==> build 60 <==
// b58_cliky
module b58_cliky
	(
		CLOCK_50,						 
    KEY,
    SW,
    HEX0, HEX1, HEX2, HEX3, HEX4, HEX5, HEX6, HEX7,
		PLOT_X,
		PLOT_Y,
		PLOT_COLOUR,
		PLOT_EN
	);
clock: 13.1 ns
lec_check: 0
abc_area: 1
cap_margin: 15
cell_pad_in_sites_global_placement: 3
core_margin: 2
core_utilization: 20
gpl_routability_driven: 0
gpl_timing_driven: 0
hold_slack_margin: 0.15
max_routing_layer: met4
place_density: 0.91
slew_margin: 0
tns_end_percent: 40
run.sh (not shown) runs the stock make flow with config.mk's settings and CLKGATE_MAP_FILE=.
==> build 37: changes against build 60 <==
Settings changed: ABC_AREA 1 to default, CAP_MARGIN 15 to 20, CELL_PAD_IN_SITES_GLOBAL_PLACEMENT 3 to default, CORE_UTILIZATION 20 to 40, GPL_ROUTABILITY_DRIVEN 0 to default, GPL_TIMING_DRIVEN 0 to default, HOLD_SLACK_MARGIN 0.15 to default, MAX_ROUTING_LAYER met4 to default, PLACE_DENSITY 0.91 to 0.6, SLEW_MARGIN 0 to 20, TNS_END_PERCENT 40 to default.
==> flow/constraint.sdc (replaced) <==
create_clock -name core_clock -period 16.0 [get_ports {CLOCK_50}]
set_input_delay 3.2000 -clock core_clock [delete_from_list [all_inputs] [get_ports {CLOCK_50}]]
set_output_delay 3.2000 -clock core_clock [all_outputs]
set_load 0.01 [all_outputs]
==> results <==
- Build 60 completed with no timing, DRC or antenna violations. Build 37 completed with no timing, DRC or antenna violations.
- Of build 60 and build 37, build 60 has the higher critical path depth (gap 45).
- In build 37 the non-clock buffer count is lower than in build 60, by 71.
- Of build 60 and build 37, build 60 has the higher via count (gap 1.7%, measured against build 37).
- Between build 60 and build 37, the lower clock power is in build 37 (gap about 60%, measured against build 37).
- Against build 37, the sequential power of build 60 is larger by 21%.
- Of build 37 and build 60, build 37 has the higher global-route usage (gap 8.0 points).

========
==> run P <==
Starting RTL as in the previous note.
Settings: LEC_CHECK=0, CAP_MARGIN=20, CELL_PAD_IN_SITES_GLOBAL_PLACEMENT=3, CORE_MARGIN=2, CORE_UTILIZATION=20, GPL_TIMING_DRIVEN=0, HOLD_SLACK_MARGIN=-0.06, MAX_ROUTING_LAYER=met4, PLACE_DENSITY=0.91, SLEW_MARGIN=20; clock period 13.1 ns.
==> run E: changes against run P <==
Settings changed: CELL_PAD_IN_SITES_GLOBAL_PLACEMENT 3 to unset, CORE_UTILIZATION 20 to 69, GPL_TIMING_DRIVEN 0 to unset, HOLD_SLACK_MARGIN -0.06 to unset, MAX_ROUTING_LAYER met4 to unset, PLACE_DENSITY 0.91 to 0.66.
==> flow/constraint.sdc (replaced) <==
create_clock -name core_clock -period 10.3 [get_ports {CLOCK_50}]
set_input_delay 2.0600 -clock core_clock [delete_from_list [all_inputs] [get_ports {CLOCK_50}]]
set_output_delay 2.0600 -clock core_clock [all_outputs]
set_load 0.01 [all_outputs]
==> run C: changes against run P <==
Settings changed: CAP_MARGIN 20 to 5, CELL_PAD_IN_SITES_GLOBAL_PLACEMENT 3 to unset, CORE_UTILIZATION 20 to 72, CTS_CLUSTER_DIAMETER set to 135, GPL_TIMING_DRIVEN 0 to unset, HOLD_SLACK_MARGIN -0.06 to unset, MAX_ROUTING_LAYER met4 to unset, PLACE_DENSITY 0.91 to unset, SETUP_SLACK_MARGIN set to 2.45.
==> flow/constraint.sdc (replaced) <==
create_clock -name core_clock -period 8.46 [get_ports {CLOCK_50}]
set_input_delay 1.6920 -clock core_clock [delete_from_list [all_inputs] [get_ports {CLOCK_50}]]
set_output_delay 1.6920 -clock core_clock [all_outputs]
set_load 0.01 [all_outputs]
==> summary of the runs <==
Against run P, the clock power of run E is higher by 16%. Between run P and run E, the lower clock skew is in run P (gap 4.4 ps). Worst setup slack: run P is better than run E (1000 ps). In die size, run P is at 3.4 times the value of run E. Synthesized cell count is the same in run E and run P. Run E finished but failed the layout checks on setup timing. Run C did not get past global routing (GRT-0232). Run P finished clean.
==> figures <==
metric                                                            run P            run E           run C
Result of the run                      no timing/DRC/antenna violations  failed layout checks  did not finish
Stage where the flow stopped                                          -                -  global routing
Reasons for failing layout checks                                     -     setup timing               -
Pin slew with the least headroom to its limit                   1140 ps          1130 ps               -
# Max-Cap Violations                                                  0                0               -
Total buffers and inverters traversed by the critical path            8               10               -
Largest cell class                                          logic gates      logic gates               -
Count of inserted tapcells                                         1265              341               -
Maximum operating frequency                                  0.0806 GHz       0.0938 GHz               -
Clk pwr share                                                     40.8%            39.3%               -
WL/cell                                                         16.7 um          19.8 um               -
Non-clock buffer total of the final layout                          239              403               -
Combinational logic power                                        390 uW           430 uW               -
Data required, critical path                                   13610 ps         10670 ps               -

========
==> inputs of run a <==
Starting RTL as in the previous note.
Design b58_cliky, start of the top module:
module b58_cliky
	(
		CLOCK_50,						 
    KEY,
    SW,
    HEX0, HEX1, HEX2, HEX3, HEX4, HEX5, HEX6, HEX7,
		PLOT_X,
		PLOT_Y,
		PLOT_COLOUR,
		PLOT_EN
	);
Settings: LEC_CHECK=0, CAP_MARGIN=25, CORE_ASPECT_RATIO=1.52, CORE_MARGIN=5, CORE_UTILIZATION=40, HOLD_SLACK_MARGIN=0.14, PLACE_DENSITY=0.6, SLEW_MARGIN=15; clock period 16.0 ns.
==> run b (differences from run a) <==
Settings changed: CAP_MARGIN 25 to 20, CORE_ASPECT_RATIO 1.52 to unset, CORE_MARGIN 5 to 2, CORE_UTILIZATION 40 to 26, HOLD_SLACK_MARGIN 0.14 to unset, SLEW_MARGIN 15 to 20.
==> flow/constraint.sdc (replaced) <==
create_clock -name core_clock -period 15.2 [get_ports {CLOCK_50}]
set_input_delay 3.0400 -clock core_clock [delete_from_list [all_inputs] [get_ports {CLOCK_50}]]
set_output_delay 3.0400 -clock core_clock [all_outputs]
set_load 0.01 [all_outputs]
==> comparison table <==
|  | run a | run b |
|---|---|---|
| Run status | no timing/DRC/antenna violations | no timing/DRC/antenna violations |
| Highest attainable clock frequency | 0.0670 GHz | 0.0730 GHz |
| Global-route met3 utilization | 2.00% | 1.72% |
| Max Fanout on Critical Path | 23 | 28 |
| Met2 Wirelength | 31,000 um | 24,000 um |
| Pwr top | registers | the clock network |
| Clock network area share | 3.96% | 4.47% |
| Final routed wire length divided by cell count | 18.2 um | 15.2 um |
| Max rail drop VDD | 0.0881 mV | 0.0880 mV |
| Die outline height | 279 um | 274 um |
| Reported leakage power | 0.00792 uW | 0.00800 uW |
| HPWL reported at the end of detailed placement | 43,700 um | 39,300 um |
| Clock skew | 0.0127 ns | 0.0104 ns |
| Number of clock-tree buffers in the layout | 27 | 32 |
| Power Clock | 583 uW | 689 uW |
| Worst setup path start | top.d0.score[15]$_SDFF_PN0_ | top.d0.score[13]$_SDFF_PN0_ |
| Worst reg-to-reg path cell count | 39 | 41 |
| Critical Path Sink | top.d0.max_count[16]$_SDFF_PN0_ | top.d0.max_count[6]$_SDFF_PN1_ |
| Non-Filler Cell Area, Final | 20,600 um2 | 21,300 um2 |
| Clock buffers created by TritonCTS | 24 | 26 |
Power and IR drop assume default switching activity.
